// ConvEngine
module ConvEngine (
    input         clk,
    input         rst,
    input  [31:0] DMAport,        
    input         acc_enable,     
    input         acc_clear,      
    output [31:0] result          
);
clock: 8.44 ns
lec_check: 0
cap_margin: 20
cell_pad_in_sites_detail_placement: 0
core_margin: 2
core_utilization: 72
cts_cluster_size: 56
gpl_routability_driven: 1
gpl_timing_driven: 1
max_routing_layer: met4
place_density_lb_addon: 0.08
setup_slack_margin: 2.44
slew_margin: 40
run.sh (not shown) runs the stock make flow with config.mk's settings and CLKGATE_MAP_FILE=.
The baseline finished but failed the layout checks on setup timing.
Change:
--- a/flow/config.mk
+++ b/flow/config.mk
@@ -9,0 +10 @@
+export CORE_ASPECT_RATIO = 0.91
@@ -11,0 +13 @@
+export CTS_CLUSTER_DIAMETER = 25
@@ -13 +15 @@
-export GPL_ROUTABILITY_DRIVEN = 1
+export GPL_ROUTABILITY_DRIVEN = 0
@@ -16,2 +18,2 @@
-export PLACE_DENSITY_LB_ADDON = 0.08
-export SETUP_SLACK_MARGIN = 2.44
+export PLACE_DENSITY_LB_ADDON = 0.0
+export SETUP_SLACK_MARGIN = 2.65
==> flow/constraint.sdc (replaced) <==
create_clock -name core_clock -period 9.29 [get_ports {clk}]
set_input_delay 1.8580 -clock core_clock [delete_from_list [all_inputs] [get_ports {clk}]]
set_output_delay 1.8580 -clock core_clock [all_outputs]
set_load 0.01 [all_outputs]
What happened:
- With this change the flow went through all stages and came out clean
- global-route usage falls by 1.5 points
- routed wire length falls by 5.2%
- hold slack is about the same
- sequential share of layout area rises by 0.45 points
- count of clock-buffer cells in the layout rises by 1
- design area falls by 3.8%
- critical path depth rises by 1
- sequential cell count stays the same
Change:
--- a/flow/config.mk
+++ b/flow/config.mk
@@ -10 +9,0 @@
-export CORE_ASPECT_RATIO = 0.91
@@ -13 +12 @@
-export CTS_CLUSTER_DIAMETER = 25
+export CTS_CLUSTER_DIAMETER = 41
@@ -18 +17 @@
-export PLACE_DENSITY_LB_ADDON = 0.0
+export PLACE_DENSITY = 0.35
After rerunning: The new run went through all stages and came out clean; non-clock buffer count came out higher by 6; final area barely changes; routed wire length came out lower by 0.88%; setup slack got worse by 0.13 ns; core utilization barely changes; global-route usage came out higher by 0.13 points; clock-buffer cell count stays the same; clock skew barely changes.
Change:
--- a/flow/config.mk
+++ b/flow/config.mk
@@ -10,3 +10,2 @@
-export CORE_MARGIN = 2
-export CORE_UTILIZATION = 72
-export CTS_CLUSTER_DIAMETER = 41
+export CORE_MARGIN = 5
+export CORE_UTILIZATION = 25
@@ -15 +14 @@
-export GPL_TIMING_DRIVEN = 1
+export GPL_TIMING_DRIVEN = 0
@@ -17,2 +16,2 @@
-export PLACE_DENSITY = 0.35
-export SETUP_SLACK_MARGIN = 2.65
+export PLACE_DENSITY = 0.78
+export SETUP_SLACK_MARGIN = 0.18
==> flow/constraint.sdc (replaced) <==
create_clock -name core_clock -period 9.4 [get_ports {clk}]
set_input_delay 1.8800 -clock core_clock [delete_from_list [all_inputs] [get_ports {clk}]]
set_output_delay 1.8800 -clock core_clock [all_outputs]
set_load 0.01 [all_outputs]
Result:
- design area goes up by 0.60%
- clock-buffer cell count stays the same
- synthesized area does not change
- critical path depth goes down by 3
- core utilization goes down by 53 points
- sequential share of layout area goes down by 0.18 points
Change:
--- a/flow/config.mk
+++ b/flow/config.mk
@@ -9,0 +10 @@
+export CORE_ASPECT_RATIO = 1.61
@@ -11 +12 @@
-export CORE_UTILIZATION = 25
+export CORE_UTILIZATION = 21
@@ -13,2 +14,2 @@
-export GPL_ROUTABILITY_DRIVEN = 0
-export GPL_TIMING_DRIVEN = 0
+export GPL_ROUTABILITY_DRIVEN = 1
+export GPL_TIMING_DRIVEN = 1
@@ -17 +18 @@
-export SETUP_SLACK_MARGIN = 0.18
+export SETUP_SLACK_MARGIN = 0.82
==> flow/constraint.sdc (replaced) <==
create_clock -name core_clock -period 7.01 [get_ports {clk}]
set_input_delay 1.4020 -clock core_clock [delete_from_list [all_inputs] [get_ports {clk}]]
set_output_delay 1.4020 -clock core_clock [all_outputs]
set_load 0.01 [all_outputs]
The new run finished but failed the layout checks on setup timing.
Final cell count rises by 13%.
Design area went up by 11%.
Register-to-register slack got worse by 1.9 ns.
Fmax climbs by 5.3%.

========
Starting RTL as in the previous note.
Settings: LEC_CHECK=0, CAP_MARGIN=20, CORE_MARGIN=2, CORE_UTILIZATION=66, CTS_CLUSTER_DIAMETER=358, CTS_CLUSTER_SIZE=36, MAX_ROUTING_LAYER=met4, SLEW_MARGIN=20; clock period 6.44 ns.
The baseline finished but fails on setup timing.
Then changed:
Settings changed: CORE_UTILIZATION 66 to 44, CTS_CLUSTER_DIAMETER 358 to unset, CTS_CLUSTER_SIZE 36 to unset, MAX_ROUTING_LAYER met4 to unset.
Clock period 6.44 ns to 5.15 ns, I/O delays scaled along.
Result: The new run finished with setup timing left; core utilization came out lower by 25 points; worst setup slack degrades by 1200 ps; via count came out lower by about 5%; global-route usage came out lower by 15 points; non-clock buffer count came out higher by 21; design area came out higher by 1.6%.
Then changed:
Settings changed: ABC_AREA set to 1, CORE_UTILIZATION 44 to 62.
Clock period 5.15 ns to 10.9 ns, I/O delays scaled along.
This time the run finished with timing, DRC and antenna clean. First-iteration DRC count came out higher by 32%. Die size came out lower by 27%. Critical path depth came out lower by 4. Count of clock-buffer cells in the layout came out lower by 2. Global-route usage came out higher by 7.6 points. Area after synthesis came out higher by 2.5%. Clock skew came out lower by 11 ps. Cell count came out lower by 0.78%. Via count came out higher by 5.5%. Sequential cell count is unchanged. Worst setup slack gains 5400 ps.
Then changed:
Settings changed: ABC_AREA 1 to unset, CORE_UTILIZATION 62 to 40.
Clock period 10.9 ns to 9.49 ns, I/O delays scaled along.
After rerunning: Via count is lower by 11%; wire length is lower by about 2.6%; sequential share of layout area is lower by 0.11 points; first-iteration DRC count is lower by 36%; non-clock buffer count is higher by 41; design area is higher by about 1%; clock-buffer cell count is higher by 1; hold slack improved by 23 ps.

========
## lane 1
Starting RTL as in the previous note.
clock: 10.0 ns
lec_check: 0
cap_margin: 35
cell_pad_in_sites_detail_placement: 2
cell_pad_in_sites_global_placement: 1
core_margin: 5
core_utilization: 72
cts_cluster_diameter: 204
gpl_timing_driven: 1
min_routing_layer: met2
place_density_lb_addon: 0.26
setup_slack_margin: 2.63
slew_margin: 20
tns_end_percent: 75
Lane 1: DPL-0033 in detailed placement (3_5_place_dp) -> run aborted
#### Input delta (lane 2 over lane 1)
# lane 1
export LEC_CHECK = 0
export CAP_MARGIN = 35
export CELL_PAD_IN_SITES_DETAIL_PLACEMENT = 2
export CELL_PAD_IN_SITES_GLOBAL_PLACEMENT = 1
export CORE_MARGIN = 5
export CORE_UTILIZATION = 72
export CTS_CLUSTER_DIAMETER = 204
export GPL_TIMING_DRIVEN = 1
export MIN_ROUTING_LAYER = met2
export PLACE_DENSITY_LB_ADDON = 0.26
export SETUP_SLACK_MARGIN = 2.63
export SLEW_MARGIN = 20
export TNS_END_PERCENT = 75
create_clock -name core_clock -period 10.0 [get_ports {clk}]
# lane 2
export LEC_CHECK = 0
export ABC_AREA = 1
export CAP_MARGIN = 25
export CORE_MARGIN = 2
export CORE_UTILIZATION = 25
export CTS_CLUSTER_DIAMETER = 367
export CTS_CLUSTER_SIZE = 100
export PLACE_DENSITY = 0.81
export SLEW_MARGIN = 20
export TNS_END_PERCENT = 25
create_clock -name core_clock -period 10.0 [get_ports {clk}]
### Flow results
Lane 2 was carried through to the last stage, and its layout satisfied the timing, design-rule and antenna checks.
Delta (lane 2 minus lane 1): area of the die saw an increase, starting density of the core dropped 48 points, number of distinct library cells after synthesis shows a reduction of 30%, cell count after synthesis rose by 780, I/O pin count roughly the same.
Lane 1 -> lane 2: synthesized chip area reported by yosys increased by a few percent
Synthesized area: lane 2 vs lane 1 up about 2.5%
Compared lane 2 vs lane 1, and synthesized net count is up in lane 2.
Compare lane 2 and lane 1 | chip width lower: lane 1
Between lane 1 and lane 2, the flow reports overall die height increasing by more than half.
Sort lane 2 and lane 1 by cell count listed in synth_stat.txt desc -> top: lane 2
Input-level comparison between lane 3 and lane 2:
# lane 2
export LEC_CHECK = 0
export ABC_AREA = 1
export CAP_MARGIN = 25
export CORE_MARGIN = 2
export CORE_UTILIZATION = 25
export CTS_CLUSTER_DIAMETER = 367
export CTS_CLUSTER_SIZE = 100
export PLACE_DENSITY = 0.81
export SLEW_MARGIN = 20
export TNS_END_PERCENT = 25
create_clock -name core_clock -period 10.0 [get_ports {clk}]
# lane 3
export LEC_CHECK = 0
export CAP_MARGIN = 20
export CORE_MARGIN = 2
export CORE_UTILIZATION = 40
export SLEW_MARGIN = 20
create_clock -name core_clock -period 10.0 [get_ports {clk}]
Results
Lane 3 | status: complete | timing, DRC, antenna: pass. Lane 3 packs its core more tightly than lane 2. From lane 2 to lane 3 the numbers moved as follows: global-route wire length before repair now smaller; per-instance average area after synthesis +about 20%; share of the cycle needed by the critical path after routing grew by 4.4 points.

========
ConvEngine again, from the RTL that the note above started with.
Settings: LEC_CHECK=0, ABC_AREA=1, CAP_MARGIN=20, CORE_ASPECT_RATIO=1.44, CORE_MARGIN=2, CORE_UTILIZATION=72, CTS_CLUSTER_DIAMETER=365, CTS_CLUSTER_SIZE=10, SLEW_MARGIN=20, TNS_END_PERCENT=10; clock period 5.51 ns.
The baseline finished but failed the layout checks on negative setup slack.
Next try:
- CORE_ASPECT_RATIO: 1.44 -> not set
- CTS_CLUSTER_SIZE: 10 -> 96
=>
- The changed run completed and failed the layout checks on negative setup slack
- maximum frequency rose by about 1.2%
- critical path depth fell by 3
- routed wire length fell by about 9%
Next try:
- ABC_AREA: 1 -> not set
- CORE_UTILIZATION: 72 -> 40
- CTS_CLUSTER_DIAMETER: 365 -> not set
- CTS_CLUSTER_SIZE: 96 -> not set
- TNS_END_PERCENT: 10 -> not set
- clock period: 5.51 -> 16.0 ns (I/O delays scaled with it)
Outcome: The new run passed the timing, design-rule and antenna checks. First-iteration DRC count drops by 60%. Count of clock-buffer cells in the layout fell by 3.
Next try:
- ABC_AREA: not set -> 1
- CORE_UTILIZATION: 40 -> 72
- CTS_CLUSTER_DIAMETER: not set -> 233
- CTS_CLUSTER_SIZE: not set -> 100
- clock period: 16.0 -> 10.9 ns (I/O delays scaled with it)
The new run finished with timing, DRC and antenna clean; area after synthesis goes up by about 2.5%; clock-buffer cell count went up by 1; worst hold slack degrades by 0.012 ns.
Next try:
- ABC_AREA: 1 -> not set
- CTS_CLUSTER_DIAMETER: 233 -> not set
- CTS_CLUSTER_SIZE: 100 -> 38
- MAX_ROUTING_LAYER: not set -> met4
- clock period: 10.9 -> 6.42 ns (I/O delays scaled with it)
This time the run finished but fails on negative setup slack.
Core utilization went up by 9.1 points.
Flip-flop count does not change.
Die area went down by 2.4%.
Next try:
- CORE_UTILIZATION: 72 -> 32
- CTS_CLUSTER_SIZE: 38 -> not set
- MAX_ROUTING_LAYER: met4 -> not set
- clock period: 6.42 -> 9.49 ns (I/O delays scaled with it)
=> With this change the flow completed with no timing, DRC or antenna violations; wire length is lower by about a fifth; final cell count grows by roughly a tenth; fmax fell by a few percent; setup slack gains 2.7 ns; hold slack gets better by 0.016 ns; first-iteration DRC count shrinks by well over a third; critical path depth shrinks by 3; clock-buffer cell count stays the same; design area falls by a few percent; synthesized cell count stays the same.
